==> inputs of exp/umber <==
==> flow/design.v <==
module ALU (
    input [15:0] data1,
    input [15:0] data2,
    input [3:0] alu_op,  
    output reg [15:0] result
);
    always @(*) begin
        case (alu_op)
            4'b0000: result = data1 + data2;  
            4'b0001: result = data1 - data2;  
            4'b0010: result = data1 & data2;  
            4'b0011: result = data1 | data2;  
            4'b0100: result = data1 ^ data2;  
            4'b0101: result = ~data1;         
            4'b0110: result = data1 << data2[3:0];  
            4'b0111: result = data1 >> data2[3:0];  
            4'b1000: result = (data1 < data2) ? 16'b1 : 16'b0;  
            default: result = 16'b0;
        endcase
    end
endmodule
module Control_Unit (
    input [15:0] instr,
    output reg [3:0] alu_op,
    output reg mem_read,
    output reg mem_write,
    output reg reg_write,
    output reg [3:0] write_reg
);
    always @(*) begin
        case(instr[15:12])
            4'b0000: begin  
                alu_op = 4'b0000;
                mem_read = 1'b0;
                mem_write = 1'b0;
                reg_write = 1'b0;
                write_reg = 4'b0000;
            end
            4'b0001: begin  
                alu_op = 4'b0000;
                mem_read = 1'b0;
                mem_write = 1'b0;
                reg_write = 1'b1;
                write_reg = instr[11:8];
            end
            4'b0010: begin  
                alu_op = 4'b0001;
                mem_read = 1'b0;
                mem_write = 1'b0;
                reg_write = 1'b1;
                write_reg = instr[11:8];
            end
            4'b0011: begin  
                alu_op = 4'b0010;
                mem_read = 1'b0;
                mem_write = 1'b0;
                reg_write = 1'b1;
                write_reg = instr[11:8];
            end
            4'b0100: begin  
                alu_op = 4'b0011;
                mem_read = 1'b0;
                mem_write = 1'b0;
                reg_write = 1'b1;
                write_reg = instr[11:8];
            end
            4'b0101: begin  
                alu_op = 4'b0000;  
                mem_read = 1'b1;
                mem_write = 1'b0;
                reg_write = 1'b1;
                write_reg = instr[11:8];
            end
            4'b0110: begin  
                alu_op = 4'b0000;  
                mem_read = 1'b0;
                mem_write = 1'b1;
                reg_write = 1'b0;
                write_reg = 4'b0000;
            end
            default: begin
                alu_op = 4'b0000;
                mem_read = 1'b0;
                mem_write = 1'b0;
                reg_write = 1'b0;
                write_reg = 4'b0000;
            end
        endcase
    end
endmodule
module Register_File (
    input clk,
    input reset,
    input [3:0] read_reg1,
    input [3:0] read_reg2,
    input [3:0] write_reg,
    input [15:0] write_data,
    input reg_write,
    output [15:0] reg_data1,
    output [15:0] reg_data2
);
    reg [15:0] registers [0:15];
    integer i;
    always @(posedge clk or posedge reset) begin
        if(reset) begin
            for(i=0;i<16;i=i+1)
                registers[i]<=16'b0;
                end
        else if (reg_write) begin
            registers[write_reg] <= write_data;
        end
    end
    assign reg_data1 = registers[read_reg1];
    assign reg_data2 = registers[read_reg2];
endmodule
module Hazard_Detection_Unit (
    input [15:0] if_id_instr,
    input id_ex_mem_read,
    input [3:0] id_ex_write_reg,
    output reg hazard_detected
);
    always @(*) begin
        hazard_detected = (id_ex_mem_read &&
                           (id_ex_write_reg == if_id_instr[11:8] ||
                            id_ex_write_reg == if_id_instr[7:4]));
    end
endmodule
module CPU (
    input clk, 
    input reset, 
    output [15:0] pc, 
    input [15:0] instr, 
    output [15:0] alu_out, 
    output mem_read, 
    output mem_write, 
    input [15:0] mem_data
);
    reg [15:0] pc_reg;
    reg [15:0] if_id_instr;
    reg [15:0] id_ex_reg_data1, id_ex_reg_data2;
    reg [3:0] id_ex_alu_op;
    reg [15:0] id_ex_instr;
    reg id_ex_mem_read, id_ex_mem_write, id_ex_reg_write;
    reg [3:0] id_ex_write_reg;
    wire [15:0] alu_result;
    wire hazard_detected;
    wire [15:0] rf_reg_data1, rf_reg_data2;
    wire [3:0] alu_op;
    wire reg_write;
    wire [3:0] write_reg;
    wire [15:0] write_data;
    reg [15:0] ex_mem_alu_result;
    reg ex_mem_mem_read, ex_mem_mem_write, ex_mem_reg_write;
    reg [3:0] ex_mem_write_reg;
    always @(posedge clk or posedge reset) begin
        if (reset) begin
            pc_reg <= 0;
            if_id_instr <= 16'b0;
        end else if (!hazard_detected) begin
            pc_reg <= pc_reg + 1;
            if_id_instr <= instr;
        end
    end
    Control_Unit cu (
        .instr(if_id_instr), 
        .alu_op(alu_op), 
        .mem_read(mem_read), 
        .mem_write(mem_write), 
        .reg_write(reg_write), 
        .write_reg(write_reg)
    );
    Register_File rf (
        .clk(clk), 
        .reset(reset),
        .read_reg1(if_id_instr[11:8]), 
        .read_reg2(if_id_instr[7:4]), 
        .write_reg(ex_mem_write_reg), 
        .write_data(write_data), 
        .reg_write(ex_mem_reg_write), 
        .reg_data1(rf_reg_data1), 
        .reg_data2(rf_reg_data2)
    );
    ALU alu (
        .data1(id_ex_reg_data1), 
        .data2(id_ex_reg_data2), 
        .alu_op(id_ex_alu_op), 
        .result(alu_result)
    );
    Hazard_Detection_Unit hdu (
        .if_id_instr(if_id_instr),
        .id_ex_mem_read(id_ex_mem_read),
        .id_ex_write_reg(id_ex_write_reg),
        .hazard_detected(hazard_detected)
    );
    assign pc = pc_reg;
    assign alu_out = ex_mem_alu_result;
    always @(posedge clk or posedge reset) begin
        if (reset) begin
            id_ex_reg_data1 <= 16'b0;
            id_ex_reg_data2 <= 16'b0;
            id_ex_alu_op <= 4'b0;
            id_ex_instr <= 16'b0;
            id_ex_mem_read <= 1'b0;
            id_ex_mem_write <= 1'b0;
            id_ex_reg_write <= 1'b0;
            id_ex_write_reg <= 4'b0;
        end else if (!hazard_detected) begin
            id_ex_reg_data1 <= rf_reg_data1;
            id_ex_reg_data2 <= rf_reg_data2;
            id_ex_alu_op <= alu_op;
            id_ex_instr <= if_id_instr;
            id_ex_mem_read <= mem_read;
            id_ex_mem_write <= mem_write;
            id_ex_reg_write <= reg_write;
            id_ex_write_reg <= write_reg;
        end
    end
    always @(posedge clk or posedge reset) begin
        if (reset) begin
            ex_mem_alu_result <= 16'b0;
            ex_mem_mem_read <= 1'b0;
            ex_mem_mem_write <= 1'b0;
            ex_mem_reg_write <= 1'b0;
            ex_mem_write_reg <= 4'b0;
        end else begin
            ex_mem_alu_result <= alu_result;
            ex_mem_mem_read <= id_ex_mem_read;
            ex_mem_mem_write <= id_ex_mem_write;
            ex_mem_reg_write <= id_ex_reg_write;
            ex_mem_write_reg <= id_ex_write_reg;
        end
    end
    assign write_data = ex_mem_mem_read ? mem_data : ex_mem_alu_result;
endmodule
==> flow/run.sh <==
#!/bin/bash
# the make line also repeats each setting of config.mk as NAME=value (left out here)
make -C /OpenROAD-flow-scripts/flow DESIGN_CONFIG=/design/flow/config.mk WORK_HOME=/design/flow/orfs CLKGATE_MAP_FILE= finish
==> flow/config.mk <==
export PLATFORM = sky130hd
export DESIGN_NAME = CPU
export DESIGN_NICKNAME = CPU
export VERILOG_FILES = /design/flow/design.v
export SDC_FILE = /design/flow/constraint.sdc
export NUM_CORES = 4
export LEC_CHECK = 0
export ABC_AREA = 1
export CAP_MARGIN = 20
export CORE_MARGIN = 2
export CORE_UTILIZATION = 72
export PLACE_DENSITY_LB_ADDON = 0.27
export SETUP_SLACK_MARGIN = 0.49
export SLEW_MARGIN = 20
==> flow/constraint.sdc <==
create_clock -name core_clock -period 3.35 [get_ports {clk}]
set_input_delay 0.6700 -clock core_clock [delete_from_list [all_inputs] [get_ports {clk}]]
set_output_delay 0.6700 -clock core_clock [all_outputs]
set_load 0.01 [all_outputs]
==> inputs of exp/delta, as changes to exp/umber <==
- CAP_MARGIN: 20 -> 40
- CTS_CLUSTER_DIAMETER: unset -> 198
- CTS_CLUSTER_SIZE: unset -> 14
- SLEW_MARGIN: 20 -> 5
==> flow/constraint.sdc (replaced) <==
create_clock -name core_clock -period 2.8 [get_ports {clk}]
set_input_delay 0.5600 -clock core_clock [delete_from_list [all_inputs] [get_ports {clk}]]
set_output_delay 0.5600 -clock core_clock [all_outputs]
set_load 0.01 [all_outputs]
==> flow_metrics.env <==
# physical design summary
export IMPL_skew_ns=0.0409
export IMPL_status="timing/DRC/antenna clean"
export IMPL_seqPwrFrac_pct=43.8
export IMPL_r2r_start="id_ex_reg_data2[0]"
export IMPL_grtUsageMet3_pct=25.2
export IMPL_n_fill_cell=1570
export IMPL_met2_usage_pct=74.1
export IMPL_path_clk_slew_ns=0.07
export IMPL_avgRoutedWirePerCell_um=24.4
(the above is from exp/delta)
==> flow_metrics.env <==
# physical design summary
export IMPL_die_w_um=163
export IMPL_n_fill_cell=1506
export IMPL_skew_ns=0.0343
export IMPL_worstHoldStart="id_ex_reg_write"
export IMPL_r2r_start="id_ex_reg_data2[6]"
export IMPL_grtUsageMet3_pct=27.3
export IMPL_path_clk_slew_ns=0.06
export IMPL_topCellsByArea="dfrtp_1 (48%), nand2_1 (18%), o21ai_0 (8.0%)"
export IMPL_seqPwrFrac_pct=42.8
export IMPL_status="timing/DRC/antenna clean"
export IMPL_cts_tree="done"
export IMPL_avgRoutedWirePerCell_um=24.7
(the above is from exp/umber)
